**flow/run.sh**
```bash
#!/bin/bash
# the make line also repeats each setting of config.mk as NAME=value (left out here)
make -C /OpenROAD-flow-scripts/flow DESIGN_CONFIG=/design/flow/config.mk WORK_HOME=/design/flow/orfs CLKGATE_MAP_FILE= finish
```
**flow/config.mk**
```make
export PLATFORM = sky130hd
export DESIGN_NAME = ascon
export DESIGN_NICKNAME = ascon
export VERILOG_FILES = /design/flow/design.v
export SDC_FILE = /design/flow/constraint.sdc
export NUM_CORES = 4
export LEC_CHECK = 0
export CAP_MARGIN = 20
export CORE_MARGIN = 2
export CORE_UTILIZATION = 69
export PLACE_DENSITY = 0.39
export SLEW_MARGIN = 20
```
**flow/constraint.sdc**
```tcl
create_clock -name core_clock -period 6.29 [get_ports {clock}]
set_input_delay 1.2580 -clock core_clock [delete_from_list [all_inputs] [get_ports {clock}]]
set_output_delay 1.2580 -clock core_clock [all_outputs]
set_load 0.01 [all_outputs]
```
**flow/design.v**
```verilog
`timescale 1ns / 1ps
package ascon_pkg;
    typedef logic [0:4][63:0] t_state_array;
    typedef logic [0:11][7:0] t_constant_addition;
    typedef logic [0:31][7:0] t_substitution;
    /*verilator lint_off UNUSEDPARAM*/
    localparam t_constant_addition C_LUT_ADDITION = {
        8'hF0,
        8'hE1,
        8'hD2,
        8'hC3,
        8'hB4,
        8'hA5,
        8'h96,
        8'h87,
        8'h78,
        8'h69,
        8'h5A,
        8'h4B
    };
    localparam t_substitution C_LUT_SBOX = {
        8'h04,
        8'h0B,
        8'h1F,
        8'h14,
        8'h1A,
        8'h15,
        8'h09,
        8'h02,
        8'h1B,
        8'h05,
        8'h08,
        8'h12,
        8'h1D,
        8'h03,
        8'h06,
        8'h1C,
        8'h1E,
        8'h13,
        8'h07,
        8'h0E,
        8'h00,
        8'h0D,
        8'h11,
        8'h18,
        8'h10,
        8'h0C,
        8'h01,
        8'h19,
        8'h16,
        8'h0A,
        8'h0F,
        8'h17
    };
    /*verilator lint_on UNUSEDPARAM*/
endpackage : ascon_pkg
`timescale 1ns / 1ps
module ascon_fsm (
    input  logic                clock,                        
    input  logic                reset_n,                      
    input  logic                i_sys_enable,                 
    input  logic                i_start,                      
    input  logic                i_data_valid,                 
    input  logic unsigned [3:0] i_round_count,                
    input  logic unsigned [1:0] i_block_count,                
    output logic                o_valid_cipher,               
    output logic                o_done,                       
    output logic                o_mux_select,                 
    output logic                o_enable_xor_data_begin,      
    output logic                o_enable_xor_key_begin,       
    output logic                o_enable_xor_key_end,         
    output logic                o_enable_xor_lsb_end,         
    output logic                o_enable_state_reg,           
    output logic                o_enable_cipher_reg,          
    output logic                o_enable_tag_reg,             
    output logic                o_enable_round_counter,       
    output logic                o_reset_round_counter_to_6,   
    output logic                o_reset_round_counter_to_0,   
    output logic                o_enable_block_counter,       
    output logic                o_reset_block_counter,        
    output logic                o_ready                       
);
    typedef enum logic unsigned [4:0] {
        STATE_IDLE,                      
        STATE_CONFIGURATION,             
        STATE_START_INITIALIZATION,      
        STATE_PROCESS_INITIALIZATION,    
        STATE_END_INITIALIZATION,        
        STATE_IDLE_ASSOCIATED_DATA,      
        STATE_START_ASSOCIATED_DATA,     
        STATE_PROCESS_ASSOCIATED_DATA,   
        STATE_END_ASSOCIATED_DATA,       
        STATE_IDLE_PLAIN_TEXT,           
        STATE_START_PLAIN_TEXT,          
        STATE_PROCESS_PLAIN_TEXT,        
        STATE_END_PLAIN_TEXT,            
        STATE_IDLE_FINALIZATION,         
        STATE_START_FINALIZATION,        
        STATE_PROCESS_FINALIZATION,      
        STATE_END_FINALIZATION           
    } type_state_e;
    logic next_o_valid_cipher;               
    logic next_o_done;                       
    logic next_o_mux_select;                 
    logic next_o_enable_xor_data_begin;      
    logic next_o_enable_xor_key_begin;       
    logic next_o_enable_xor_key_end;         
    logic next_o_enable_xor_lsb_end;         
    logic next_o_enable_state_reg;           
    logic next_o_enable_cipher_reg;          
    logic next_o_enable_tag_reg;             
    logic next_o_enable_round_counter;       
    logic next_o_reset_round_counter_to_6;   
    logic next_o_reset_round_counter_to_0;   
    logic next_o_enable_block_counter;       
    logic next_o_reset_block_counter;        
    type_state_e
        current_state,   
        next_state;      
    always_ff @(posedge clock or negedge reset_n) begin
        if (!reset_n) begin
            current_state <= STATE_IDLE;
        end
        else if (i_sys_enable) begin
            current_state <= next_state;
        end
        else begin
            current_state <= STATE_IDLE;
        end
    end
    assign o_ready = (current_state == STATE_IDLE_ASSOCIATED_DATA) || (current_state == STATE_IDLE_PLAIN_TEXT) ||
        (current_state == STATE_IDLE_FINALIZATION);
    always_comb begin
        next_state = STATE_IDLE;
        unique case (current_state)
            STATE_IDLE: begin
                if (i_start) begin
                    next_state = STATE_CONFIGURATION;
                end
            end
            STATE_CONFIGURATION: begin
                next_state = STATE_START_INITIALIZATION;
            end
            STATE_START_INITIALIZATION: begin
                next_state = STATE_PROCESS_INITIALIZATION;
            end
            STATE_PROCESS_INITIALIZATION: begin
                if (i_round_count >= 4'h9) begin
                    next_state = STATE_END_INITIALIZATION;
                end
                else begin
                    next_state = STATE_PROCESS_INITIALIZATION;
                end
            end
            STATE_END_INITIALIZATION: begin
                next_state = STATE_IDLE_ASSOCIATED_DATA;
            end
            STATE_IDLE_ASSOCIATED_DATA: begin
                if (i_data_valid) begin
                    next_state = STATE_START_ASSOCIATED_DATA;
                end
                else begin
                    next_state = STATE_IDLE_ASSOCIATED_DATA;
                end
            end
            STATE_START_ASSOCIATED_DATA: begin
                next_state = STATE_PROCESS_ASSOCIATED_DATA;
            end
            STATE_PROCESS_ASSOCIATED_DATA: begin
                if (i_round_count >= 4'h9) begin
                    next_state = STATE_END_ASSOCIATED_DATA;
                end
                else begin
                    next_state = STATE_PROCESS_ASSOCIATED_DATA;
                end
            end
            STATE_END_ASSOCIATED_DATA: begin
                next_state = STATE_IDLE_PLAIN_TEXT;
            end
            STATE_IDLE_PLAIN_TEXT: begin
                if (i_data_valid) begin
                    next_state = STATE_START_PLAIN_TEXT;
                end
                else begin
                    next_state = STATE_IDLE_PLAIN_TEXT;
                end
            end
            STATE_START_PLAIN_TEXT: begin
                next_state = STATE_PROCESS_PLAIN_TEXT;
            end
            STATE_PROCESS_PLAIN_TEXT: begin
                if (i_round_count >= 4'h9) begin
                    next_state = STATE_END_PLAIN_TEXT;
                end
                else begin
                    next_state = STATE_PROCESS_PLAIN_TEXT;
                end
            end
            STATE_END_PLAIN_TEXT: begin
                if (i_block_count >= 2'b11) begin
                    next_state = STATE_IDLE_FINALIZATION;
                end
                else begin
                    next_state = STATE_IDLE_PLAIN_TEXT;
                end
            end
            STATE_IDLE_FINALIZATION: begin
                if (i_data_valid) begin
                    next_state = STATE_START_FINALIZATION;
                end
                else begin
                    next_state = STATE_IDLE_FINALIZATION;
                end
            end
            STATE_START_FINALIZATION: begin
                next_state = STATE_PROCESS_FINALIZATION;
            end
            STATE_PROCESS_FINALIZATION: begin
                if (i_round_count >= 4'h9) begin
                    next_state = STATE_END_FINALIZATION;
                end
                else begin
                    next_state = STATE_PROCESS_FINALIZATION;
                end
            end
            STATE_END_FINALIZATION: begin
                next_state = STATE_IDLE;
            end
            /*verilator coverage_off*/
            default: begin
                next_state = STATE_IDLE;
            end
            /*verilator coverage_on*/
        endcase
    end
    always_comb begin
        next_o_valid_cipher             = 0;
        next_o_done                     = 0;
        next_o_mux_select               = 1;
        next_o_enable_xor_data_begin    = 0;
        next_o_enable_xor_key_begin     = 0;
        next_o_enable_xor_key_end       = 0;
        next_o_enable_xor_lsb_end       = 0;
        next_o_enable_state_reg         = 1;
        next_o_enable_cipher_reg        = 0;
        next_o_enable_tag_reg           = 0;
        next_o_enable_round_counter     = 0;
        next_o_reset_round_counter_to_6 = 0;
        next_o_reset_round_counter_to_0 = 0;
        next_o_enable_block_counter     = 0;
        next_o_reset_block_counter      = 0;
        unique case (current_state)
            STATE_IDLE: begin
                next_o_enable_state_reg = 0;
            end
            STATE_CONFIGURATION: begin
                next_o_enable_state_reg         = 0;
                next_o_mux_select               = 0;
                next_o_reset_round_counter_to_0 = 1;
            end
            STATE_START_INITIALIZATION: begin
                next_o_mux_select           = 0;
                next_o_enable_round_counter = 1;
            end
            STATE_PROCESS_INITIALIZATION: begin
                next_o_enable_round_counter = 1;
            end
            STATE_END_INITIALIZATION: begin
                next_o_enable_xor_key_end = 1;
            end
            STATE_IDLE_ASSOCIATED_DATA: begin
                next_o_enable_state_reg         = 0;
                next_o_reset_round_counter_to_6 = 1;
            end
            STATE_START_ASSOCIATED_DATA: begin
                next_o_enable_round_counter  = 1;
                next_o_enable_xor_data_begin = 1;
            end
            STATE_PROCESS_ASSOCIATED_DATA: begin
                next_o_enable_round_counter = 1;
            end
            STATE_END_ASSOCIATED_DATA: begin
                next_o_enable_xor_lsb_end  = 1;
                next_o_reset_block_counter = 1;
            end
            STATE_IDLE_PLAIN_TEXT: begin
                next_o_enable_state_reg         = 0;
                next_o_reset_round_counter_to_6 = 1;
            end
            STATE_START_PLAIN_TEXT: begin
                next_o_enable_round_counter  = 1;
                next_o_enable_xor_data_begin = 1;
                next_o_enable_block_counter  = 1;
                next_o_enable_cipher_reg     = 1;
                next_o_valid_cipher          = 1;
            end
            STATE_PROCESS_PLAIN_TEXT: begin
                next_o_enable_round_counter = 1;
            end
            STATE_END_PLAIN_TEXT: begin
                next_o_enable_round_counter = 1;
            end
            STATE_IDLE_FINALIZATION: begin
                next_o_enable_round_counter     = 1;
                next_o_enable_state_reg         = 0;
                next_o_reset_round_counter_to_0 = 1;
            end
            STATE_START_FINALIZATION: begin
                next_o_enable_round_counter  = 1;
                next_o_enable_xor_data_begin = 1;
                next_o_enable_xor_key_begin  = 1;
                next_o_enable_cipher_reg     = 1;
                next_o_valid_cipher          = 1;
            end
            STATE_PROCESS_FINALIZATION: begin
                next_o_enable_round_counter = 1;
            end
            STATE_END_FINALIZATION: begin
                next_o_enable_xor_key_end = 1;
                next_o_enable_tag_reg     = 1;
                next_o_done               = 1;
            end
            /*verilator coverage_off*/
            default: begin
                next_o_valid_cipher             = 0;
                next_o_done                     = 0;
                next_o_mux_select               = 1;
                next_o_enable_xor_data_begin    = 0;
                next_o_enable_xor_key_begin     = 0;
                next_o_enable_xor_key_end       = 0;
                next_o_enable_xor_lsb_end       = 0;
                next_o_enable_state_reg         = 1;
                next_o_enable_cipher_reg        = 0;
                next_o_enable_tag_reg           = 0;
                next_o_enable_round_counter     = 0;
                next_o_reset_round_counter_to_6 = 0;
                next_o_reset_round_counter_to_0 = 0;
                next_o_enable_block_counter     = 0;
                next_o_reset_block_counter      = 0;
            end
            /*verilator coverage_on*/
        endcase
    end
    always_ff @(posedge clock or negedge reset_n) begin
        if (!reset_n) begin
            o_valid_cipher             <= 0;
            o_done                     <= 0;
            o_mux_select               <= 1;
            o_enable_xor_data_begin    <= 0;
            o_enable_xor_key_begin     <= 0;
            o_enable_xor_key_end       <= 0;
            o_enable_xor_lsb_end       <= 0;
            o_enable_state_reg         <= 0;
            o_enable_cipher_reg        <= 0;
            o_enable_tag_reg           <= 0;
            o_enable_round_counter     <= 0;
            o_reset_round_counter_to_6 <= 0;
            o_reset_round_counter_to_0 <= 0;
            o_enable_block_counter     <= 0;
            o_reset_block_counter      <= 0;
        end
        else if (i_sys_enable) begin
            o_valid_cipher             <= next_o_valid_cipher;
            o_done                     <= next_o_done;
            o_mux_select               <= next_o_mux_select;
            o_enable_xor_data_begin    <= next_o_enable_xor_data_begin;
            o_enable_xor_key_begin     <= next_o_enable_xor_key_begin;
            o_enable_xor_key_end       <= next_o_enable_xor_key_end;
            o_enable_xor_lsb_end       <= next_o_enable_xor_lsb_end;
            o_enable_state_reg         <= next_o_enable_state_reg;
            o_enable_cipher_reg        <= next_o_enable_cipher_reg;
            o_enable_tag_reg           <= next_o_enable_tag_reg;
            o_enable_round_counter     <= next_o_enable_round_counter;
            o_reset_round_counter_to_6 <= next_o_reset_round_counter_to_6;
            o_reset_round_counter_to_0 <= next_o_reset_round_counter_to_0;
            o_enable_block_counter     <= next_o_enable_block_counter;
            o_reset_block_counter      <= next_o_reset_block_counter;
        end
        else begin
            o_valid_cipher             <= 0;
            o_done                     <= 0;
            o_mux_select               <= 1;
            o_enable_xor_data_begin    <= 0;
            o_enable_xor_key_begin     <= 0;
            o_enable_xor_key_end       <= 0;
            o_enable_xor_lsb_end       <= 0;
            o_enable_state_reg         <= 0;
            o_enable_cipher_reg        <= 0;
            o_enable_tag_reg           <= 0;
            o_enable_round_counter     <= 0;
            o_reset_round_counter_to_6 <= 0;
            o_reset_round_counter_to_0 <= 0;
            o_enable_block_counter     <= 0;
            o_reset_block_counter      <= 0;
        end
    end
endmodule
`timescale 1ns / 1ps
module xor_begin
(
    input  logic         [319:0]         i_state,             
    input  logic         [ 63:0] i_data,              
    input  logic         [127:0] i_key,               
    input  logic                 i_enable_xor_key,    
    input  logic                 i_enable_xor_data,   
    output logic         [319:0]         o_state              
);
    assign o_state[319:256] = i_enable_xor_data ? (i_state[319:256] ^ i_data) : i_state[319:256];
    assign o_state[255:192] = i_enable_xor_key ? (i_state[255:192] ^ i_key[127:64]) : i_state[255:192];
    assign o_state[191:128] = i_enable_xor_key ? (i_state[191:128] ^ i_key[63:0]) : i_state[191:128];
    assign o_state[127:64] = i_state[127:64];
    assign o_state[63:0] = i_state[63:0];
endmodule
`timescale 1ns / 1ps
module xor_end
(
    input  logic         [319:0]         i_state,            
    input  logic         [127:0] i_key,              
    input  logic                 i_enable_xor_key,   
    input  logic                 i_enable_xor_lsb,   
    output logic         [319:0]         o_state             
);
    logic [63:0] state_part_4_xored_with_lsb;   
    assign state_part_4_xored_with_lsb = {i_state[63:1], i_state[0] ^ i_enable_xor_lsb};
    assign o_state[319:256] = i_state[319:256];
    assign o_state[255:192] = i_state[255:192];
    assign o_state[191:128] = i_state[191:128];
    assign o_state[127:64] = i_enable_xor_key ? (i_state[127:64] ^ i_key[127:64]) : i_state[127:64];
    assign
        o_state[63:0] = i_enable_xor_key ? (state_part_4_xored_with_lsb ^ i_key[63:0]) : state_part_4_xored_with_lsb;
endmodule
`timescale 1ns / 1ps
module addition_layer
(
    input  logic         [3:0] i_round,   
    input  logic         [319:0]       i_state,   
    output logic         [319:0]       o_state    
);
    assign o_state[319:256] = i_state[319:256];
    assign o_state[255:192] = i_state[255:192];
    logic [7:0] s_round_constant;   
    always_comb begin
        case (i_round)
            4'd0 : s_round_constant = 8'hF0;
            4'd1 : s_round_constant = 8'hE1;
            4'd2 : s_round_constant = 8'hD2;
            4'd3 : s_round_constant = 8'hC3;
            4'd4 : s_round_constant = 8'hB4;
            4'd5 : s_round_constant = 8'hA5;
            4'd6 : s_round_constant = 8'h96;
            4'd7 : s_round_constant = 8'h87;
            4'd8 : s_round_constant = 8'h78;
            4'd9 : s_round_constant = 8'h69;
            4'd10: s_round_constant = 8'h5A;
            4'd11: s_round_constant = 8'h4B;
            default: s_round_constant = 8'h00;
        endcase
    end
    assign o_state[191:128] = i_state[191:128] ^ {56'h00000000000000, s_round_constant};
    assign o_state[127:64] = i_state[127:64];
    assign o_state[63:0] = i_state[63:0];
endmodule
`timescale 1ns / 1ps
module sbox
(
    input  logic unsigned [4:0] i_data,   
    output logic          [4:0] o_data    
);
    always_comb begin
        case (i_data)
            5'd0 : o_data = 5'h04;
            5'd1 : o_data = 5'h0B;
            5'd2 : o_data = 5'h1F;
            5'd3 : o_data = 5'h14;
            5'd4 : o_data = 5'h1A;
            5'd5 : o_data = 5'h15;
            5'd6 : o_data = 5'h09;
            5'd7 : o_data = 5'h02;
            5'd8 : o_data = 5'h1B;
            5'd9 : o_data = 5'h05;
            5'd10: o_data = 5'h08;
            5'd11: o_data = 5'h12;
            5'd12: o_data = 5'h1D;
            5'd13: o_data = 5'h03;
            5'd14: o_data = 5'h06;
            5'd15: o_data = 5'h1C;
            5'd16: o_data = 5'h1E;
            5'd17: o_data = 5'h13;
            5'd18: o_data = 5'h07;
            5'd19: o_data = 5'h0E;
            5'd20: o_data = 5'h00;
            5'd21: o_data = 5'h0D;
            5'd22: o_data = 5'h11;
            5'd23: o_data = 5'h18;
            5'd24: o_data = 5'h10;
            5'd25: o_data = 5'h0C;
            5'd26: o_data = 5'h01;
            5'd27: o_data = 5'h19;
            5'd28: o_data = 5'h16;
            5'd29: o_data = 5'h0A;
            5'd30: o_data = 5'h0F;
            5'd31: o_data = 5'h17;
            default: o_data = 5'h00;
        endcase
    end
endmodule
`timescale 1ns / 1ps
module substitution_layer
#(
    parameter int G_NUM_SBOXES = 64   
) (
    input  logic         [319:0] i_state,   
    output logic         [319:0] o_state    
);
    for (genvar i = 0; i < G_NUM_SBOXES; i = i + 1) begin : g_sbox
        sbox sbox_i (
            .i_data({i_state[256+i], i_state[192+i], i_state[128+i], i_state[64+i], i_state[0+i]}),
            .o_data({o_state[256+i], o_state[192+i], o_state[128+i], o_state[64+i], o_state[0+i]})
        );
    end
endmodule
`timescale 1ns / 1ps
module diffusion_layer
(
    input  logic         [319:0] i_state,   
    output logic         [319:0] o_state    
);
    assign o_state[319:256] = i_state[319:256] ^ {i_state[274:256], i_state[319:275]} ^ {i_state[283:256], i_state[319:284]};
    assign o_state[255:192] = i_state[255:192] ^ {i_state[252:192], i_state[255:253]} ^ {i_state[230:192], i_state[255:231]};
    assign o_state[191:128] = i_state[191:128] ^ {i_state[128], i_state[191:129]} ^ {i_state[133:128], i_state[191:134]};
    assign o_state[127:64] = i_state[127:64] ^ {i_state[73:64], i_state[127:74]} ^ {i_state[80:64], i_state[127:81]};
    assign o_state[63:0] = i_state[63:0] ^ {i_state[6:0], i_state[63:7]} ^ {i_state[40:0], i_state[63:41]};
endmodule
 `timescale 1ns / 1ps
module permutation
(
    input  logic                 clock,                     
    input  logic                 reset_n,                   
    input  logic                 i_sys_enable,              
    input  logic                 i_mux_select,              
    input  logic                 i_enable_xor_key_begin,    
    input  logic                 i_enable_xor_data_begin,   
    input  logic                 i_enable_xor_key_end,      
    input  logic                 i_enable_xor_lsb_end,      
    input  logic                 i_enable_cipher_reg,       
    input  logic                 i_enable_tag_reg,          
    input  logic                 i_enable_state_reg,        
    input  logic         [319:0]         i_state,                   
    input  logic         [  3:0] i_round,                   
    input  logic         [ 63:0] i_data,                    
    input  logic         [127:0] i_key,                     
    output logic         [319:0]         o_state,                   
    output logic         [ 63:0] o_cipher,                  
    output logic         [127:0] o_tag                      
);
    logic         [319:0]
        state_mux_output,                    
        state_xor_begin_output,              
        state_adder_output,                  
        state_substitution_layer_output,     
        state_diffusion_output,              
        state_xor_end_output,                
        state_output_reg;                    
    logic [ 63:0] o_cipher_reg;              
    logic [127:0] o_tag_reg;                 
    assign state_mux_output = (i_mux_select == 1'b0) ? i_state : state_output_reg;
    xor_begin xor_begin_1 (
        .i_state          (state_mux_output),
        .i_data           (i_data),
        .i_key            (i_key),
        .i_enable_xor_key (i_enable_xor_key_begin),
        .i_enable_xor_data(i_enable_xor_data_begin),
        .o_state          (state_xor_begin_output)
    );
    addition_layer addition_layer_1 (
        .i_round(i_round),
        .i_state(state_xor_begin_output),
        .o_state(state_adder_output)
    );
    substitution_layer #(
        .G_NUM_SBOXES(64)
    ) substitution_layer_1 (
        .i_state(state_adder_output),
        .o_state(state_substitution_layer_output)
    );
    diffusion_layer diffusion_layer_1 (
        .i_state(state_substitution_layer_output),
        .o_state(state_diffusion_output)
    );
    xor_end xor_end_1 (
        .i_state         (state_diffusion_output),
        .i_key           (i_key),
        .i_enable_xor_key(i_enable_xor_key_end),
        .i_enable_xor_lsb(i_enable_xor_lsb_end),
        .o_state         (state_xor_end_output)
    );
    always_ff @(posedge clock or negedge reset_n) begin
        if (!reset_n) begin
            state_output_reg <= '0;
            o_cipher_reg     <= 0;
            o_tag_reg        <= 0;
        end
        else if (i_sys_enable) begin
            if (i_enable_state_reg) begin
                state_output_reg <= state_xor_end_output;
            end
            if (i_enable_cipher_reg) begin
                o_cipher_reg <= state_xor_begin_output[319:256];
            end
            if (i_enable_tag_reg) begin
                o_tag_reg <= {state_xor_end_output[127:64], state_xor_end_output[63:0]};
            end
        end
        else begin
            state_output_reg <= '0;
            o_cipher_reg     <= 0;
            o_tag_reg        <= 0;
        end
    end
    assign o_state  = state_output_reg;
    assign o_cipher = o_cipher_reg;
    assign o_tag    = o_tag_reg;
endmodule
`timescale 1ns / 1ps
module ascon
(
    input  logic         clock,            
    input  logic         reset_n,          
    input  logic         i_sys_enable,     
    input  logic         i_start,          
    input  logic         i_data_valid,     
    input  logic [ 63:0] i_data,           
    input  logic [127:0] i_key,            
    input  logic [127:0] i_nonce,          
    output logic [ 63:0] o_cipher,         
    output logic [127:0] o_tag,            
    output logic         o_valid_cipher,   
    output logic         o_done,           
    output logic         o_ready           
);
    logic
        s_mux_select,                       
        s_enable_xor_data_begin,            
        s_enable_xor_key_begin,             
        s_enable_xor_key_end,               
        s_enable_xor_lsb_end,               
        s_enable_state_reg,                 
        s_enable_cipher_reg,                
        s_enable_tag_reg,                   
        s_enable_round_counter,             
        s_reset_round_counter_to_6,         
        s_reset_round_counter_to_0,         
        s_enable_block_counter,             
        s_reset_block_counter,              
        s_valid_cipher,                     
        reg_valid_cipher,                   
        s_done,                             
        reg_done;                           
    logic         [319:0]       o_state;            
    logic         [3:0] reg_round_counter;  
    logic         [1:0] reg_block_counter;  
    ascon_fsm ascon_fsm_inst (
        .clock                     (clock),
        .reset_n                   (reset_n),
        .i_sys_enable              (i_sys_enable),
        .i_start                   (i_start),
        .i_data_valid              (i_data_valid),
        .i_round_count             (reg_round_counter),
        .i_block_count             (reg_block_counter),
        .o_valid_cipher            (s_valid_cipher),
        .o_done                    (s_done),
        .o_mux_select              (s_mux_select),
        .o_enable_xor_data_begin   (s_enable_xor_data_begin),
        .o_enable_xor_key_begin    (s_enable_xor_key_begin),
        .o_enable_xor_key_end      (s_enable_xor_key_end),
        .o_enable_xor_lsb_end      (s_enable_xor_lsb_end),
        .o_enable_state_reg        (s_enable_state_reg),
        .o_enable_cipher_reg       (s_enable_cipher_reg),
        .o_enable_tag_reg          (s_enable_tag_reg),
        .o_enable_round_counter    (s_enable_round_counter),
        .o_reset_round_counter_to_6(s_reset_round_counter_to_6),
        .o_reset_round_counter_to_0(s_reset_round_counter_to_0),
        .o_enable_block_counter    (s_enable_block_counter),
        .o_reset_block_counter     (s_reset_block_counter),
        .o_ready                   (o_ready)
    );
    permutation permutation_inst (
        .clock                  (clock),
        .reset_n                (reset_n),
        .i_sys_enable           (i_sys_enable),
        .i_mux_select           (s_mux_select),
        .i_enable_xor_key_begin (s_enable_xor_key_begin),
        .i_enable_xor_data_begin(s_enable_xor_data_begin),
        .i_enable_xor_key_end   (s_enable_xor_key_end),
        .i_enable_xor_lsb_end   (s_enable_xor_lsb_end),
        .i_enable_cipher_reg    (s_enable_cipher_reg),
        .i_enable_tag_reg       (s_enable_tag_reg),
        .i_enable_state_reg     (s_enable_state_reg),
        .i_state                ({i_data, i_key[127:64], i_key[63:0], i_nonce[127:64], i_nonce[63:0]}),
        .i_round                (reg_round_counter),
        .i_data                 (i_data),
        .i_key                  (i_key),
        .o_state                (o_state),
        .o_cipher               (o_cipher),
        .o_tag                  (o_tag)
    );
    always_ff @(posedge clock or negedge reset_n) begin
        if (!reset_n) begin
            reg_round_counter <= 4'b0;
            reg_block_counter <= 2'b0;
            reg_valid_cipher  <= 1'b0;
            reg_done          <= 1'b0;
        end
        else if (i_sys_enable) begin
            reg_valid_cipher <= s_valid_cipher;
            reg_done         <= s_done;
            if (s_reset_round_counter_to_6) begin
                reg_round_counter <= 4'd6;
            end
            else if (s_reset_round_counter_to_0) begin
                reg_round_counter <= 4'b0;
            end
            else if (s_enable_round_counter) begin
                reg_round_counter <= reg_round_counter + 4'b0001;
            end
            if (s_reset_block_counter) begin
                reg_block_counter <= 2'b00;
            end
            else if (s_enable_block_counter) begin
                reg_block_counter <= reg_block_counter + 2'b01;
            end
        end
        else begin
            reg_round_counter <= 4'b0;
            reg_block_counter <= 2'b0;
            reg_valid_cipher  <= 1'b0;
            reg_done          <= 1'b0;
        end
    end
    assign o_valid_cipher = reg_valid_cipher;
    assign o_done         = reg_done;
endmodule
```
==> Slide: Implementation Results, run 1 <==
Implementation Results

Timing
  – Min cycle time layout: 5160 ps
  – Final setup margin: 1130 ps
  – Fin. Hold Viols: 0
  – Slew Viols, Final: 0
  – Final worst path period share: 82.0%
  – Count of final setup violators: 0
  – Peak Freq: slightly below 200 MHz
  – Slew headroom: between 8 and 9%
  – Clock skew: 35.0 ps
  – Hold slack: between 400 and 500 ps
  – Worst-Margin Slew: 1340 ps
  – RSZ-0062 raised after global routing: no
  – Final TNS setup: 0 ps

Final layout
  – Post-route insts no fill: 7144
  – Util after Layout: between 80% and 90%
  – # fillers: slightly below 5000
  – Design area: 61000 um2
  – Final net count: 6557
  – Area grow syn2layout: 15.6%

Synthesis
  – Dominant Register Cell: dfrtp_1
  – Post-synth top cells: mux2i_1, xnor2_1, nor2_1
  – XOR/XNOR Fraction of Synth Area: a little over a fifth
  – Mux share: 15.1%
  – Yosys simple share: 13.4%
  – Ao+oa area frac: between 10% and 20%
  – Synth flops: 537
  – YS chip area: 52800 um2
  – EDFF count, synth: 0
  – Post-synth cell types: 72
  – Top-count cell post-synth: mux2i_1
  – Syn_area_per_cell: ~9.2 um2
  – Synth Instances: 5747
  – Cell Area, Synth: 52800 um2
  – Adder share: between 5 and 6%
  – Area leader, netlist: dfrtp_1
  – Synth logic family: XOR/XNOR gates
  – Ys async rst share: around 100%
  – Syn nets: 6209
  – Sequential area share after synthesis: about 25%
  – Post-synth top area share: 25.4%
  – Top post-synthesis cells by area: dfrtp_1, mux2i_1, xnor2_1
  – Yosys cell count: 5747
  – YS warnings: 5

Critical path
  – Most Frequent Cell on Critical Path: buf_4
  – Crit path max fanout: 64
  – Worst Path Required: 6750 ps
  – Crit. Startpoint: ascon_fsm_inst.o_mux_select
  – Critical path cell sequence: buf_4 -> mux2_2 -> ha_1 -> mux2i_1 -> buf_4 -> xor2_1 -> xnor2_1 -> buf_4 -> a211oi_1
  – Setup crit end kind: flop
  – Type of origin of the critical path: flop
  – Levels on crit path: 9
  – Worst Setup EP: permutation_inst.o_tag_reg[24]
  – R2R Path Start: ascon_fsm_inst.o_mux_select
  – Worst reg-to-reg path cell count: 9
  – CP Class: reg2reg
  – Crit path buffers/inverters: 3
  – Worst flop-to-flop path endpoint: permutation_inst.o_tag_reg[24]
  – Worst EP arrival: approximately 5600 ps
  – Slowest stage delay, CP: 1250 ps
  – Top delay family on crit path: multiplexers
  – Flop2flop setup slack: 1130 ps
  – Highest-delay cell along the critical path: dfstp_4

Clock tree
  – CTS buffer count: 66
  – Skew-Pair Late Insertion Delay: 660 ps
  – Clk buf depth: 3
  – Root buffer cell: clkbuf_16
  – H-tree Lvls: 3
  – Clk sink count: about 540
  – Post-CTS sizing: 0
  – Reg clk slew, reported paths: 60 ps
  – CTS tree: yes
  – Hold Buf Count CTS: 0
  – # Post-CTS Setup Buffers: 0

Worst hold path
  – Hold Path Depth: 1
  – Hold EP: permutation_inst.o_tag_reg[117]
  – Worst hold path class: reg2reg
  – Min-delay src: permutation_inst.o_tag_reg[117]

Floorplanning
  – # IOs: between 500 and 600
  – FP Util: 69.6%
  – Num rows: 101
  – Die Y: 281 um
  – Core Area: 75800 um2
  – Die footprint: between 70000 and 80000 um2
  – Die Width: 281 um

Drt
  – Routed Wire Length: about 230 mm
  – Avg WL per Cell: 32.7 um
  – DRT iter0 DRCs: 8375
  – DR pass1 iterations: 10
  – DRC: 0
  – DR vias/cell: 7.22
  – Vias: 51573
  – Post-route ant nets: 0

Global routing
  – Largest net degree at the start of global routing: 125
  – Met2 Usage GRT: 77.6%
  – Initial antenna violation count: 28
  – Vias in the first global route: between 40000 and 50000
  – M3 GR Usage: between 20% and 30%
  – First-pass GRT wire length: 327 mm
  – M1 GR Usage: 68.5%
  – Grt peak-use layer: met2
  – GRT overflow: 0
  – Total track usage: 58.1%

Place
  – # placed instances: 7004
  – Cell Area, Placed: 58600 um2
  – PortBufs: 519
  – DP Worst Slack: 1680 ps
  – Hpwl dp: about 180 mm
  – RePlAce Congestion: 1.12

Job
  – Max cap viols: 0
  – Log Warnings: roughly 120

Run status
  – Run status: timing/DRC/antenna clean
cell type report:
| type | count | area, um2 | share of cell area, % |
|---|---|---|---|
| Multi-Input combinational cell | 4757 | 37300 | 61.2 |
| Sequential cell | 537 | 13500 | 22.1 |
| Timing Repair Buffer | 641 | 6310 | 10.3 |
| Clock buffer | 86 | 1850 | 3.03 |
| Tap cell | 978 | 1220 | 2.01 |
| Clock inverter | 31 | 407 | 0.667 |
| Inverter | 92 | 354 | 0.581 |
| Antenna cell | 22 | 55.1 | 0.0903 |
layer usage:
layer | routed length, um | vias up | part of all wire, %
met5 | 368 | - | 0.16
met4 | 25500 | 18 | 11
met3 | 40200 | 1301 | 17
met2 | 90000 | 4730 | 38
met1 | 77900 | 24406 | 33
li1 | - | 21118 | -
==> run 2: changes to the inputs <==
- ABC_AREA: unset -> 1
- CAP_MARGIN: 20 -> 35
- CORE_UTILIZATION: 69 -> 72
- CTS_CLUSTER_DIAMETER: unset -> 372
- CTS_CLUSTER_SIZE: unset -> 98
- PLACE_DENSITY: 0.39 -> 0.4
- SETUP_SLACK_MARGIN: unset -> 2.15
- clock period: 6.29 -> 7.21 ns (I/O delays scaled with it)
==> run 2 against run 1 <==
The run now fails in global routing (5_1_grt). Die area shrank 6.4%. Synthesized area shrank 2.4%. Synthesized cell count grew 56%.
==> Slide: Implementation Results, run 2 <==
Run Summary

Synthesis
  – XOR/XNOR Fraction of Synth Area: 3.15% (-18 points)
  – Area leader, netlist: nand2_1
  – Top-count cell post-synth: nand2_1
  – Ys async rst share: 100% (unchanged)
  – Synth flops: 537 (unchanged)
  – Post-synth top area share: 32.6% (+7.1 points)
  – YS warnings: 5 (unchanged)
  – Sequential area share after synthesis: 26.1% (+0.64 points)
  – Cell Area, Synth: 51500 um2 (-2.4%)
  – Yosys simple share: 49.9% (+37 points)
  – Top post-synthesis cells by area: nand2_1, dfrtp_1, nand3_1
  – Syn_area_per_cell: 5.74 um2 (-37%)
  – Post-synth cell types: 50 (-31%)
  – Dominant Register Cell: dfrtp_1
  – Adder share: 3.33% (-1.9 points)
  – Ao+oa area frac: 6.23% (-9.1 points)
  – Yosys cell count: 8966 (+56%)
  – EDFF count, synth: 0 (unchanged)
  – Mux share: 0.834% (-14 points)
  – Synth logic family: simple AND/OR/NAND/NOR gates
  – Synth Instances: 8966 (+56%)
  – YS chip area: 51500 um2 (-2.4%)
  – Post-synth top cells: nand2_1, nand3_1, inv_1
  – Syn nets: 9428 (+52%)

Run status
  – Failing step: global routing (5_1_grt)
  – Run status: did not finish
  – Stop Error: [ERROR GRT-0116] Global routing finished with congestion. Check the congestion regions in the DRC Viewer.

Clock tree
  – Clk buf depth: 3 (unchanged)
  – H-tree Lvls: 1 (-2)
  – Hold Buf Count CTS: 0 (unchanged)
  – # Post-CTS Setup Buffers: 0 (unchanged)
  – CTS buffer count: 9 (-86%)
  – Post-CTS sizing: 0 (unchanged)
  – Clk sink count: 537 (unchanged)
  – Root buffer cell: clkbuf_16

Floorplanning
  – # IOs: 520 (unchanged)
  – Core Area: 71100 um2 (-6.2%)
  – Die Width: 271 um (-3.3%)
  – Die Y: 271 um (-3.3%)
  – Num rows: 98 (-3.0%)
  – FP Util: 72.4% (+2.8 points)
  – Die footprint: 73600 um2 (-6.4%)

Place
  – RePlAce Congestion: 1.32 (+18%)
  – Hpwl dp: 205 mm (+17%)
  – # placed instances: 10211 (+46%)
  – Cell Area, Placed: 57000 um2 (-2.7%)
  – PortBufs: 519 (unchanged)

Global routing
  – GRT overflow: 15
  – Total track usage: 72.7%
==> run 2: per-stage QoR <==
stage | util [%] | hold slack, ps | worst slack, ps
after global placement | 80.1 | 455 | 2730
after floorplan | - | 428 | 4130
after detailed placement | 80.2 | 458 | 2680
after CTS | 80.6 | 515 | 2820
==> run 2: per-layer routing <==
metal  overflow  track usage [%]
met1          0             74.5
met2          1             89.3
met3          6             57.7
met4          8             66.9
met5          0             29.2
==> run 3: changes to the inputs <==
- ABC_AREA: 1 -> unset
- CAP_MARGIN: 35 -> 20
- CTS_CLUSTER_DIAMETER: 372 -> unset
- CTS_CLUSTER_SIZE: 98 -> unset
- MAX_ROUTING_LAYER: unset -> met4
- PLACE_DENSITY: 0.4 -> unset
- SETUP_SLACK_MARGIN: 2.15 -> 1.39
- clock period: 7.21 -> 5.09 ns (I/O delays scaled with it)
==> run 3 against run 2 <==
Now clean on timing, DRC and antenna. Die area up 2.5%. Synthesized area up 2.5%. Synthesized cell count down 36%.
==> Slide: Implementation Results, run 3 <==
Implementation Results

Run status
  – Run status: timing/DRC/antenna clean

Synthesis
  – Top post-synthesis cells by area: dfrtp_1, mux2i_1, xnor2_1
  – Ys async rst share: 100% (unchanged)
  – Dominant Register Cell: dfrtp_1
  – Ao+oa area frac: 15.4% (+9.1 points)
  – Area leader, netlist: dfrtp_1
  – Synth logic family: XOR/XNOR gates
  – Post-synth top cells: mux2i_1, xnor2_1, nor2_1
  – Post-synth top area share: 25.4% (-7.1 points)
  – Mux share: 15.1% (+14 points)
  – XOR/XNOR Fraction of Synth Area: 21.4% (+18 points)
  – Adder share: 5.19% (+1.9 points)
  – Sequential area share after synthesis: 25.5% (-0.64 points)
  – Yosys cell count: 5747 (-36%)
  – Synth flops: 537 (unchanged)
  – YS warnings: 5 (unchanged)
  – Top-count cell post-synth: mux2i_1
  – Yosys simple share: 13.4% (-37 points)
  – YS chip area: 52800 um2 (+2.5%)
  – Cell Area, Synth: 52800 um2 (+2.5%)
  – Post-synth cell types: 72 (+44%)
  – Syn_area_per_cell: 9.18 um2 (+60%)
  – Synth Instances: 5747 (-36%)
  – Syn nets: 6209 (-34%)
  – EDFF count, synth: 0 (unchanged)

Clock tree
  – Root buffer cell: clkbuf_16
  – CTS buffer count: 68 (+59)
  – Clk buf depth: 3 (unchanged)
  – CTS tree: yes
  – Skew-Pair Late Insertion Delay: 640 ps
  – Clk sink count: 537 (unchanged)
  – Hold Buf Count CTS: 0 (unchanged)
  – Reg clk slew, reported paths: 60 ps
  – H-tree Lvls: 3 (+2)

Floorplanning
  – Core Area: 72700 um2 (+2.2%)
  – Die Width: 275 um (+1.2%)
  – FP Util: 72.6% (+0.19 points)
  – Die footprint: 75500 um2 (+2.5%)
  – Die Y: 275 um (+1.2%)
  – Num rows: 99 (+1.0%)
  – # IOs: 520 (unchanged)

Timing
  – Final worst path period share: between 70% and 80%
  – Clock skew: roughly 29 ps
  – Final TNS setup: 0 ps
  – Hold slack: 400 ps
  – Slew headroom: between 10% and 20%
  – Final setup margin: 1120 ps
  – RSZ-0062 raised after global routing: yes
  – Fin. Hold Viols: 0
  – Min cycle time layout: approximately 4000 ps
  – Worst-Margin Slew: around 1200 ps
  – Peak Freq: 252 MHz
  – Count of final setup violators: 0
  – Slew Viols, Final: 0

Drt
  – DR vias/cell: about 7.5
  – Avg WL per Cell: around 33 um
  – Vias: 54534
  – Routed Wire Length: 243 mm
  – Post-route ant nets: 0
  – DRT iter0 DRCs: 10458
  – DR pass1 iterations: 9
  – DRC: 0

Final layout
  – Util after Layout: 87.1%
  – Area grow syn2layout: 20.0%
  – Post-route insts no fill: 7320
  – # fillers: 3673
  – Final net count: 6725

Place
  – RePlAce Congestion: 1.18 (-11%)
  – PortBufs: 519 (unchanged)
  – DP Worst Slack: 847 ps (-1840 ps)
  – # placed instances: 7136 (-30%)
  – Hpwl dp: 176 mm (-15%)

Global routing
  – Met2 Usage GRT: between 80 and 90%
  – Vias in the first global route: 49600
  – M3 GR Usage: 31.5%
  – M1 GR Usage: a little under three quarters
  – Grt peak-use layer: met2
  – GRT overflow: 0
  – Initial antenna violation count: 38
  – First-pass GRT wire length: 337 mm
  – Largest net degree at the start of global routing: approximately 150
  – Total track usage: 63.8%

Critical path
  – Top delay family on crit path: AND-OR/OR-AND gates
  – Worst EP arrival: 4410 ps
  – Critical path cell sequence: buf_12 -> buf_16 -> buf_12 -> nor2b_1 -> a21oi_1 -> ha_1 -> o21ai_2 -> xnor2_1 -> xnor2_1 -> a211oi_1
  – Crit path max fanout: 39
  – Highest-delay cell along the critical path: o21ai_2
  – Slowest stage delay, CP: between 600 and 700 ps
  – Crit path buffers/inverters: 3
  – R2R Path Start: ascon_fsm_inst.o_mux_select
  – Crit. Startpoint: ascon_fsm_inst.o_mux_select
  – Worst flop-to-flop path endpoint: permutation_inst.o_tag_reg[63]
  – CP Class: reg2reg
  – Type of origin of the critical path: flop
  – Levels on crit path: 10
  – Worst Setup EP: permutation_inst.o_tag_reg[63]
  – Setup crit end kind: flop
  – Worst reg-to-reg path cell count: 10
  – Flop2flop setup slack: 1120 ps
  – Worst Path Required: 5540 ps

Worst hold path
  – Worst hold path class: in2async

Job
  – Max cap viols: 0
  – Log Warnings: 120
run 3: routing by layer:
metal | wire length, um | part of all wire, %
met5 | 0 | 0
met4 | 30100 | 12
met3 | 45500 | 19
met2 | 92100 | 38
met1 | 75100 | 31
run 3: through the flow:
step / instance area [um2]
after floorplan: 52800
after global placement: 59800
after detailed placement: 59800
after CTS: 62500
after global routing: 63300
final: 63300
run 3: layout make-up:
class                           instances  area [um2]  area share, %
Antenna cell                           43         108          0.170
Clock buffer                           94        1940           3.07
Clock inverter                         31         455          0.719
Inverter                               92         355          0.561
Multi-Input combinational cell       4757       38000           60.0
Sequential cell                       537       13500           21.3
Tap cell                              959        1200           1.89
Timing Repair Buffer                  807        7820           12.4
run 3: what timing repair did:
action / CTS / global route
pin swaps: 0 / 6
setup endpoints to repair: 234 / 171
cloned: 0 / 2
setup buffers: 6 / 8
resized: 41 / 97
==> run 4: changes to the inputs <==
- ABC_AREA: unset -> 1
- CELL_PAD_IN_SITES_DETAIL_PLACEMENT: unset -> 1
- CELL_PAD_IN_SITES_GLOBAL_PLACEMENT: unset -> 3
- CORE_MARGIN: 2 -> 6
- CORE_UTILIZATION: 72 -> 57
- CTS_CLUSTER_DIAMETER: unset -> 236
- HOLD_SLACK_MARGIN: unset -> 0.3
- MIN_ROUTING_LAYER: unset -> met1
- PLACE_DENSITY_LB_ADDON: unset -> 0.25
- SETUP_SLACK_MARGIN: 1.39 -> unset
- TNS_END_PERCENT: unset -> 30
- clock period: 5.09 -> 4.39 ns (I/O delays scaled with it)
==> run 4 against run 3 <==
Synthesized cell count rose by 56%. Synthesized area shrank 2.4%. The flow now stops in global placement without I/O (3_1_place_gp_skip_io). Die area is 29% higher.
==> Slide: Implementation Results, run 4 <==
Run Summary

Run status
  – Run status: did not finish
  – Failing step: global placement without I/O (3_1_place_gp_skip_io)
  – Stop Error: [ERROR FLW-0024] Place density exceeds 1.0 (current PLACE_DENSITY_LB_ADDON =  0.25). Please check if the value of  PLACE_DENSITY_LB_ADDON is between 0 and 0.99.

Synthesis
  – Ys async rst share: 100% (unchanged)
  – Adder share: 3.33% (-1.9 points)
  – Yosys simple share: 49.9% (+37 points)
  – Post-synth top area share: 32.6% (+7.1 points)
  – Post-synth top cells: nand2_1, nand3_1, inv_1
  – Synth flops: 537 (unchanged)
  – Synth Instances: 8966 (+56%)
  – Sequential area share after synthesis: 26.1% (+0.64 points)
  – Area leader, netlist: nand2_1
  – XOR/XNOR Fraction of Synth Area: 3.15% (-18 points)
  – Post-synth cell types: 50 (-31%)
  – Ao+oa area frac: 6.23% (-9.1 points)
  – Cell Area, Synth: 51500 um2 (-2.4%)
  – YS chip area: 51500 um2 (-2.4%)
  – Yosys cell count: 8966 (+56%)
  – Synth logic family: simple AND/OR/NAND/NOR gates
  – Mux share: 0.834% (-14 points)
  – YS warnings: 5 (unchanged)
  – Dominant Register Cell: dfrtp_1
  – EDFF count, synth: 0 (unchanged)
  – Syn nets: 9428 (+52%)
  – Top post-synthesis cells by area: nand2_1, dfrtp_1, nand3_1
  – Syn_area_per_cell: 5.74 um2 (-37%)
  – Top-count cell post-synth: nand2_1

Floorplanning
  – Die Width: 313 um (+14%)
  – FP Util: 57.9% (-15 points)
  – Core Area: 88900 um2 (+22%)
  – Num rows: 109 (+10%)
  – Die Y: 313 um (+14%)
  – Die footprint: 97700 um2 (+29%)
==> run 5: changes to the inputs <==
- CELL_PAD_IN_SITES_DETAIL_PLACEMENT: 1 -> unset
- CELL_PAD_IN_SITES_GLOBAL_PLACEMENT: 3 -> unset
- CORE_MARGIN: 6 -> 2
- CORE_UTILIZATION: 57 -> 70
- CTS_CLUSTER_DIAMETER: 236 -> 400
- CTS_CLUSTER_SIZE: unset -> 98
- HOLD_SLACK_MARGIN: 0.3 -> unset
- MAX_ROUTING_LAYER: met4 -> unset
- MIN_ROUTING_LAYER: met1 -> unset
- PLACE_DENSITY_LB_ADDON: 0.25 -> unset
- TNS_END_PERCENT: 30 -> unset
- clock period: 4.39 -> 3.47 ns (I/O delays scaled with it)
==> run 5 against run 4 <==
The flow stops in global routing (5_1_grt). Synthesized cell count is the same. Die area shrank 22%. Synthesized area is the same.
==> Slide: Implementation Results, run 5 <==
Run Summary

Synthesis
  – Top-count cell post-synth: nand2_1
  – Synth flops: 537 (unchanged)
  – Adder share: 3.33% (unchanged)
  – YS warnings: 5 (unchanged)
  – Post-synth top cells: nand2_1, nand3_1, inv_1
  – Syn_area_per_cell: 5.74 um2 (unchanged)
  – Ys async rst share: 100% (unchanged)
  – YS chip area: 51500 um2 (unchanged)
  – Yosys cell count: 8966 (unchanged)
  – Yosys simple share: 49.9% (unchanged)
  – Area leader, netlist: nand2_1
  – XOR/XNOR Fraction of Synth Area: 3.15% (unchanged)
  – Sequential area share after synthesis: 26.1% (unchanged)
  – Synth Instances: 8966 (unchanged)
  – Post-synth cell types: 50 (unchanged)
  – EDFF count, synth: 0 (unchanged)
  – Ao+oa area frac: 6.23% (unchanged)
  – Post-synth top area share: 32.6% (unchanged)
  – Mux share: 0.834% (unchanged)
  – Top post-synthesis cells by area: nand2_1, dfrtp_1, nand3_1
  – Dominant Register Cell: dfrtp_1
  – Synth logic family: simple AND/OR/NAND/NOR gates
  – Cell Area, Synth: 51500 um2 (unchanged)
  – Syn nets: 9428 (unchanged)

Place
  – Cell Area, Placed: 60600 um2
  – PortBufs: 519
  – RePlAce Congestion: 1.37
  – DP Worst Slack: -33.7 ps
  – # placed instances: 10640
  – Hpwl dp: 224 mm

Clock tree
  – CTS buffer count: 9
  – Root buffer cell: clkbuf_16
  – Clk sink count: 537
  – Hold Buf Count CTS: 1
  – # Post-CTS Setup Buffers: 0
  – H-tree Lvls: 1
  – Clk buf depth: 3
  – Post-CTS sizing: 0

Floorplanning
  – Die Width: 275 um (-12%)
  – Die footprint: 75700 um2 (-22%)
  – Num rows: 99 (-9.2%)
  – Core Area: 72800 um2 (-18%)
  – Die Y: 275 um (-12%)
  – FP Util: 70.7% (+13 points)
  – # IOs: 520

Run status
  – Stop Error: [ERROR GRT-0116] Global routing finished with congestion. Check the congestion regions in the DRC Viewer.
  – Failing step: global routing (5_1_grt)
  – Run status: did not finish

Global routing
  – Total track usage: roughly 76%
  – GRT overflow: 118
-- run 5: layer usage --
| metal | track usage [%] | overflow |
|---|---|---|
| met2 | 90.8 | 64 |
| met1 | 78.6 | 4 |
| met3 | 61.8 | 5 |
| met4 | 71.7 | 45 |
| met5 | 40.4 | 0 |
-- run 5: per-stage QoR --
step	utilization, %	TNS (ps)
after floorplan	-	0
after global placement	83.3	0
after detailed placement	83.3	-33.7
after CTS	83.6	0
==> run 6: changes to the inputs <==
- CELL_PAD_IN_SITES_GLOBAL_PLACEMENT: unset -> 3
- CORE_ASPECT_RATIO: unset -> 0.5
- CORE_UTILIZATION: 70 -> 40
- CTS_CLUSTER_DIAMETER: 400 -> 328
- CTS_CLUSTER_SIZE: 98 -> 96
- HOLD_SLACK_MARGIN: unset -> 0.28
- PLACE_DENSITY: unset -> 0.35
- TNS_END_PERCENT: unset -> 20
- clock period: 3.47 -> 10.0 ns (I/O delays scaled with it)
==> run 6 against run 5 <==
The flow stops in global placement without I/O (3_1_place_gp_skip_io). Die area rose by 74%. Synthesized area unchanged. Synthesized cell count unchanged.
==> Slide: Implementation Results, run 6 <==
Run Summary

Synthesis
  – Syn nets: 9428 (unchanged)
  – Post-synth top cells: nand2_1, nand3_1, inv_1
  – Mux share: 0.834% (unchanged)
  – Top post-synthesis cells by area: nand2_1, dfrtp_1, nand3_1
  – Ys async rst share: 100% (unchanged)
  – Yosys simple share: 49.9% (unchanged)
  – Top-count cell post-synth: nand2_1
  – Post-synth cell types: 50 (unchanged)
  – Dominant Register Cell: dfrtp_1
  – XOR/XNOR Fraction of Synth Area: 3.15% (unchanged)
  – Synth logic family: simple AND/OR/NAND/NOR gates
  – Synth flops: 537 (unchanged)
  – Syn_area_per_cell: 5.74 um2 (unchanged)
  – Synth Instances: 8966 (unchanged)
  – EDFF count, synth: 0 (unchanged)
  – Adder share: 3.33% (unchanged)
  – YS warnings: 5 (unchanged)
  – Ao+oa area frac: 6.23% (unchanged)
  – Area leader, netlist: nand2_1
  – Sequential area share after synthesis: 26.1% (unchanged)
  – YS chip area: 51500 um2 (unchanged)
  – Post-synth top area share: 32.6% (unchanged)
  – Yosys cell count: 8966 (unchanged)
  – Cell Area, Synth: 51500 um2 (unchanged)

Floorplanning
  – Die Width: 511 um (+86%)
  – Die Y: 258 um (-6.4%)
  – Die footprint: 132000 um2 (+74%)
  – FP Util: 40.6% (-30 points)
  – Num rows: 92 (-7.1%)
  – Core Area: 127000 um2 (+74%)

Run status
  – Stop Error: [ERROR GPL-0301] Utilization 104.407 % exceeds 100%.
  – Failing step: global placement without I/O (3_1_place_gp_skip_io)
  – Run status: did not finish
==> run 7: changes to the inputs <==
- ABC_AREA: 1 -> unset
- CELL_PAD_IN_SITES_GLOBAL_PLACEMENT: 3 -> unset
- CORE_ASPECT_RATIO: 0.5 -> unset
- CORE_UTILIZATION: 40 -> 71
- CTS_CLUSTER_DIAMETER: 328 -> 356
- CTS_CLUSTER_SIZE: 96 -> unset
- HOLD_SLACK_MARGIN: 0.28 -> unset
- MAX_ROUTING_LAYER: unset -> met4
- PLACE_DENSITY: 0.35 -> unset
- SETUP_SLACK_MARGIN: unset -> -0.25
- TNS_END_PERCENT: 20 -> unset
- clock period: 10.0 -> 3.26 ns (I/O delays scaled with it)
==> run 7 against run 6 <==
The flow stops in global routing (5_1_grt). Die area is 42% lower. Synthesized cell count decreased by 36%. Synthesized area rose by 2.5%.
==> Slide: Implementation Results, run 7 <==
Run Summary

Synthesis
  – Syn nets: 6209 (-34%)
  – Yosys simple share: 13.4% (-37 points)
  – EDFF count, synth: 0 (unchanged)
  – Sequential area share after synthesis: 25.5% (-0.64 points)
  – Dominant Register Cell: dfrtp_1
  – Syn_area_per_cell: 9.18 um2 (+60%)
  – YS chip area: 52800 um2 (+2.5%)
  – Cell Area, Synth: 52800 um2 (+2.5%)
  – Synth Instances: 5747 (-36%)
  – Yosys cell count: 5747 (-36%)
  – Top-count cell post-synth: mux2i_1
  – YS warnings: 5 (unchanged)
  – Synth logic family: XOR/XNOR gates
  – Adder share: 5.19% (+1.9 points)
  – Post-synth cell types: 72 (+44%)
  – Ys async rst share: 100% (unchanged)
  – Mux share: 15.1% (+14 points)
  – Post-synth top cells: mux2i_1, xnor2_1, nor2_1
  – XOR/XNOR Fraction of Synth Area: 21.4% (+18 points)
  – Area leader, netlist: dfrtp_1
  – Synth flops: 537 (unchanged)
  – Post-synth top area share: 25.4% (-7.1 points)
  – Ao+oa area frac: 15.4% (+9.1 points)
  – Top post-synthesis cells by area: dfrtp_1, mux2i_1, xnor2_1

Run status
  – Run status: did not finish
  – Failing step: global routing (5_1_grt)
  – Stop Error: [ERROR GRT-0232] Routing congestion too high. Check the congestion heatmap in the GUI.

Place
  – PortBufs: slightly above 500
  – RePlAce Congestion: 1.24
  – Hpwl dp: roughly 190 mm

Floorplanning
  – Num rows: 99 (+7.6%)
  – FP Util: 72.1% (+31 points)
  – # IOs: ~520
  – Die Width: 277 um (-46%)
  – Die Y: 277 um (+7.4%)
  – Core Area: 73200 um2 (-42%)
  – Die footprint: 76500 um2 (-42%)

Clock tree
  – H-tree Lvls: 2
  – Root buffer cell: clkbuf_16
  – Clk buf depth: 3
  – CTS buffer count: 60
  – Clk sink count: ~540

Global routing
  – GRT overflow: 721
  – Total track usage: 89.9%
==> run 7: through the flow <==
stage	setup WS [ps]	util [%]	area [um2]	cells
global placement	-271	89.6	65600	7812
CTS	-246	92.6	67800	7926
detailed placement	-367	89.6	65600	7812
floorplan	-267	-	52800	5747
==> run 7: routing by layer <==
layer	overflow	GRT usage (%)
met1	47	87.8
met2	360	99.0
met3	58	81.3
met4	256	89.5
met5	-	-
==> run 7: timing repair <==
item | 4_1_cts
resized | 7
buffers inserted | 2
endpoints found under the hold margin | 43
setup endpoints to repair | 17
hold buffers | 1
==> run 8: changes to the inputs <==
- CORE_UTILIZATION: 71 -> 40
- CTS_CLUSTER_DIAMETER: 356 -> unset
- MAX_ROUTING_LAYER: met4 -> unset
- SETUP_SLACK_MARGIN: -0.25 -> 0.41
- clock period: 3.26 -> 5.85 ns (I/O delays scaled with it)
==> run 8 against run 7 <==
Now clean on timing, DRC and antenna. Synthesized cell count unchanged. Die area rose by 76%. Synthesized area is the same.
==> Slide: Implementation Results, run 8 <==
Implementation Results

Clock tree
  – H-tree Lvls: 3 (+1)
  – Clk sink count: 537 (unchanged)
  – Clk buf depth: 3 (unchanged)
  – # Post-CTS Setup Buffers: 0 (-2)
  – CTS tree: yes
  – Post-CTS sizing: 0 (-7)
  – CTS buffer count: 75 (+25%)
  – Skew-Pair Late Insertion Delay: between 600 and 700 ps
  – Reg clk slew, reported paths: roughly 60 ps
  – Root buffer cell: clkbuf_16
  – Hold Buf Count CTS: 0 (-1)

Worst hold path
  – Min-delay src: permutation_inst.o_tag_reg[117]
  – Hold EP: permutation_inst.o_tag_reg[117]
  – Hold Path Depth: 1
  – Worst hold path class: reg2reg

Synthesis
  – Dominant Register Cell: dfrtp_1
  – Ao+oa area frac: 15.4% (unchanged)
  – Synth flops: 537 (unchanged)
  – Post-synth top cells: mux2i_1, xnor2_1, nor2_1
  – Yosys simple share: 13.4% (unchanged)
  – Post-synth top area share: 25.4% (unchanged)
  – Mux share: 15.1% (unchanged)
  – Ys async rst share: 100% (unchanged)
  – Adder share: 5.19% (unchanged)
  – YS warnings: 5 (unchanged)
  – XOR/XNOR Fraction of Synth Area: 21.4% (unchanged)
  – Synth Instances: 5747 (unchanged)
  – Cell Area, Synth: 52800 um2 (unchanged)
  – Area leader, netlist: dfrtp_1
  – Synth logic family: XOR/XNOR gates
  – YS chip area: 52800 um2 (unchanged)
  – EDFF count, synth: 0 (unchanged)
  – Syn nets: 6209 (unchanged)
  – Post-synth cell types: 72 (unchanged)
  – Syn_area_per_cell: 9.18 um2 (unchanged)
  – Top-count cell post-synth: mux2i_1
  – Top post-synthesis cells by area: dfrtp_1, mux2i_1, xnor2_1
  – Yosys cell count: 5747 (unchanged)
  – Sequential area share after synthesis: 25.5% (unchanged)

Global routing
  – Largest net degree at the start of global routing: 147
  – GRT overflow: 0
  – First-pass GRT wire length: about 350 mm
  – Total track usage: approximately 37%
  – Initial antenna violation count: 33
  – Vias in the first global route: 44782

Critical path
  – Slowest stage delay, CP: 1030 ps
  – Flop2flop setup slack: 1090 ps
  – Worst reg-to-reg path cell count: 11
  – Critical path cell sequence: buf_12 -> buf_4 -> mux2_2 -> ha_1 -> inv_1 -> a211oi_1 -> xnor2_1 -> xor2_1 -> xnor2_1 -> xnor2_1 -> a21oi_1
  – Top delay family on crit path: XOR/XNOR gates
  – Crit path buffers/inverters: 3
  – Worst Setup EP: permutation_inst.o_tag_reg[118]
  – Setup crit end kind: flop
  – Worst flop-to-flop path endpoint: permutation_inst.o_tag_reg[118]
  – CP Class: reg2reg
  – Most Frequent Cell on Critical Path: xnor2_1
  – Crit. Startpoint: ascon_fsm_inst.o_mux_select
  – Worst EP arrival: 5280 ps
  – Worst Path Required: 6360 ps
  – Crit path max fanout: 36
  – Type of origin of the critical path: flop
  – Highest-delay cell along the critical path: dfstp_4
  – Levels on crit path: 11
  – R2R Path Start: ascon_fsm_inst.o_mux_select

Drt
  – Post-route ant nets: 0
  – Vias: 48531
  – Routed Wire Length: 256 mm
  – DR vias/cell: 6.03
  – DRC: 0
  – Routed wl met2: ~110 mm
  – Routed length on met3: about 27 mm
  – Max Used Layer: met5
  – Avg WL per Cell: between 30 and 40 um
  – DR pass1 iterations: 8
  – Met1 WL: approximately 110 mm
  – DRT iter0 DRCs: between 5000 and 6000

Floorplanning
  – FP Util: 40.2% (-32 points)
  – Num rows: 133 (+34%)
  – Die Y: 367 um (+33%)
  – Die footprint: 135000 um2 (+76%)
  – # IOs: 520 (unchanged)
  – Core Area: 131000 um2 (+79%)
  – Die Width: 367 um (+33%)

Timing
  – Final worst path period share: between 80% and 90%
  – RSZ-0062 raised after global routing: no
  – Final TNS setup: 0 ps
  – Count of final setup violators: 0
  – Clock skew: 37.5 ps
  – Peak Freq: 210 MHz
  – Worst-Margin Slew: 1250 ps
  – Slew headroom: 14.1%
  – Slew Viols, Final: 0
  – Fin. Hold Viols: 0
  – Min cycle time layout: 4760 ps
  – Hold slack: 482 ps

Run status
  – Run status: timing/DRC/antenna clean

Final layout
  – Area grow syn2layout: 19.8%
  – Post-route insts no fill: just over 8000
  – Final net count: 6681

Place
  – RePlAce Congestion: 1.04 (-16%)
  – PortBufs: 519 (unchanged)
  – Hpwl dp: 202 mm (+7.5%)
  – # placed instances: 7897 (+1.1%)

Job
  – Max cap viols: 0
  – Log Warnings: 132
-- run 8: layout make-up --
type / count / area, um2
fillers: 12568 / 67900
well taps: 1755 / 2200
flip-flops and latches: 537 / 13500
diodes: 17 / 42.5
multi-input cells: 4757 / 37300
clock buffers: 102 / 2160
clock inverters: 33 / 485
repair buffers: 756 / 7220
inverters: 92 / 355
-- run 8: metal layers --
layer  vias to the layer above  GRT usage (%)
met4                        22           21.6
met3                       560           8.85
met5                         -              0
met1                     23967           49.8
li1                      21374              -
met2                      2608           52.7
-- run 8: per-stage QoR --
step	worst slack [ps]	utilization, %	instance area, um2
6_report	1090	48.2	63200
5_1_grt	1120	48.2	63200
4_1_cts	1260	48.2	63200
3_5_place_dp	1270	46.1	60500
3_3_place_gp	1280	46.1	60500
2_1_floorplan	1820	-	52800
==> run 9: changes to the inputs <==
- CORE_UTILIZATION: 40 -> 66
- MAX_ROUTING_LAYER: unset -> met4
- SETUP_SLACK_MARGIN: 0.41 -> 1.73
- clock period: 5.85 -> 6.06 ns (I/O delays scaled with it)
==> run 9 against run 8 <==
Cell count decreased by 9.5%. First-iteration DRC count up 31%. Synthesized cell count is the same. Core utilization increased by 30 points. Via count increased by 4.4%. Count of clock-buffer cells in the layout decreased by 13. Critical path depth decreased by 1. Non-clock buffer count shrank 62. Maximum frequency up 6.1%.
==> Slide: Implementation Results, run 9 <==
Implementation Results

Run status
  – Run status: timing/DRC/antenna clean

Synthesis
  – YS warnings: 5 (unchanged)
  – Post-synth cell types: 72 (unchanged)
  – EDFF count, synth: 0 (unchanged)
  – Area leader, netlist: dfrtp_1
  – Top-count cell post-synth: mux2i_1
  – Ys async rst share: 100% (unchanged)
  – Synth flops: 537 (unchanged)
  – Yosys cell count: 5747 (unchanged)
  – Syn nets: 6209 (unchanged)
  – Post-synth top cells: mux2i_1, xnor2_1, nor2_1
  – Top post-synthesis cells by area: dfrtp_1, mux2i_1, xnor2_1
  – Post-synth top area share: 25.4% (unchanged)
  – XOR/XNOR Fraction of Synth Area: 21.4% (unchanged)
  – Adder share: 5.19% (unchanged)
  – Syn_area_per_cell: 9.18 um2 (unchanged)
  – YS chip area: 52800 um2 (unchanged)
  – Cell Area, Synth: 52800 um2 (unchanged)
  – Yosys simple share: 13.4% (unchanged)
  – Dominant Register Cell: dfrtp_1
  – Synth logic family: XOR/XNOR gates
  – Sequential area share after synthesis: 25.5% (unchanged)
  – Ao+oa area frac: 15.4% (unchanged)
  – Synth Instances: 5747 (unchanged)
  – Mux share: 15.1% (unchanged)

Critical path
  – Crit. Startpoint: ascon_fsm_inst.o_mux_select
  – Worst reg-to-reg path cell count: 10 (-1)
  – Flop2flop setup slack: 1570 ps (+480 ps)
  – Slowest stage delay, CP: 980 ps (-50 ps)
  – Type of origin of the critical path: flop
  – Crit path max fanout: 83 (+130%)
  – Worst Setup EP: permutation_inst.state_output_reg[201]
  – Setup crit end kind: flop
  – Crit path buffers/inverters: 3 (unchanged)
  – R2R Path Start: ascon_fsm_inst.o_mux_select
  – Critical path cell sequence: buf_4 -> buf_12 -> mux2_2 -> ha_1 -> inv_1 -> a211o_1 -> o21ai_1 -> xnor2_1 -> xnor3_1 -> o22ai_1
  – Worst Path Required: 6600 ps (+240 ps)
  – Worst flop-to-flop path endpoint: permutation_inst.state_output_reg[201]
  – Worst EP arrival: 5030 ps (-250 ps)
  – Highest-delay cell along the critical path: dfstp_4
  – Top delay family on crit path: XOR/XNOR gates
  – Levels on crit path: 10 (-1)
  – CP Class: reg2reg

Clock tree
  – Clk sink count: 537 (unchanged)
  – Reg clk slew, reported paths: 60 ps (about the same)
  – CTS tree: yes
  – Hold Buf Count CTS: 0 (unchanged)
  – Skew-Pair Late Insertion Delay: 640 ps (-50 ps)
  – CTS buffer count: 67 (-11%)
  – Clk buf depth: 3 (unchanged)
  – Root buffer cell: clkbuf_16
  – H-tree Lvls: 3 (unchanged)

Final layout
  – Design area: 61600 um2 (-2.5%)
  – Area grow syn2layout: 16.8%
  – Final net count: 6611 (-1.0%)

Timing
  – Hold slack: 484 ps (+1.04 ps)
  – Peak Freq: 223 MHz (+6.1%)
  – Final setup margin: 1570 ps (+484 ps)
  – Count of final setup violators: 0 (unchanged)
  – Slew Viols, Final: 0 (unchanged)
  – Min cycle time layout: 4490 ps (-274 ps)
  – Final worst path period share: 74.0% (-7.3 points)
  – Final TNS setup: 0 ps (unchanged)
  – RSZ-0062 raised after global routing: yes
  – Clock skew: 38.8 ps (+1.32 ps)
  – Fin. Hold Viols: 0 (unchanged)
  – Slew headroom: 16.7% (+2.6 points)
  – Worst-Margin Slew: 1250 ps (-3.26 ps)

Drt
  – DRT iter0 DRCs: 7691 (+31%)
  – Avg WL per Cell: 31.8 um (about the same)
  – Post-route ant nets: 0 (unchanged)
  – DRC: 0 (unchanged)
  – DR pass1 iterations: 8 (unchanged)
  – DR vias/cell: 6.96 (+15%)
  – Vias: 50676 (+4.4%)
  – Routed Wire Length: 232 mm (-9.5%)

Global routing
  – Largest net degree at the start of global routing: 150 (+2.0%)
  – Initial antenna violation count: 28 (-15%)
  – Vias in the first global route: 46205 (+3.2%)
  – GRT overflow: 0 (unchanged)
  – Total track usage: 56.4% (+20 points)
  – First-pass GRT wire length: 323 mm (-7.9%)

Worst hold path
  – Min-delay src: permutation_inst.o_tag_reg[117]
  – Hold Path Depth: 1 (unchanged)
  – Hold EP: permutation_inst.o_tag_reg[117]
  – Worst hold path class: reg2reg

Place
  – DP Worst Slack: 1320 ps (+52.0 ps)
  – Hpwl dp: 176 mm (-13%)
  – RePlAce Congestion: 1.11 (+6.9%)
  – PortBufs: 519 (unchanged)
  – Cell Area, Placed: 59100 um2 (-2.4%)

Floorplanning
  – Die footprint: 82200 um2 (-39%)
  – # IOs: 520 (unchanged)
  – Die Y: 287 um (-22%)
  – FP Util: 66.7% (+26 points)
  – Die Width: 287 um (-22%)
  – Num rows: 103 (-23%)
  – Core Area: 79100 um2 (-40%)

Job
  – Log Warnings: 119 (-9.8%)
  – Max cap viols: 0 (unchanged)
run 9: timing repair:
item	in CTS	in global routing
hold endpoints to repair	0	0
resized	1	12
buffers inserted	2	0
endpoints found under the setup margin	40	32
run 9: cell type report:
class | count | area [um2]
inverter | 92 | 353
fill | 5357 | 17500
multi-input combinational | 4757 | 37400
timing repair buffer | 694 | 6740
clock buffer | 89 | 1890
clock inverter | 32 | 398
tap | 1050 | 1310
sequential | 537 | 13500
antenna | 34 | 85.1
run 9: stage by stage:
step / std cells / utilization, %
after floorplan: 5747 / -
after global placement: 7128 / 74.6
after detailed placement: 7128 / 74.6
after CTS: 7251 / 77.6
after global routing: 7281 / 77.8
final: 7285 / 77.9
run 9: per-layer routing:
| metal | share of wire, % | GRT usage, % | vias up |
|---|---|---|---|
| li1 | - | - | 21270 |
| met1 | 34 | 67.9 | 24185 |
| met2 | 39 | 75.4 | 4195 |
| met3 | 16 | 22.1 | 1026 |
| met4 | 9.9 | 42.7 | 0 |
| met5 | 0 | - | - |
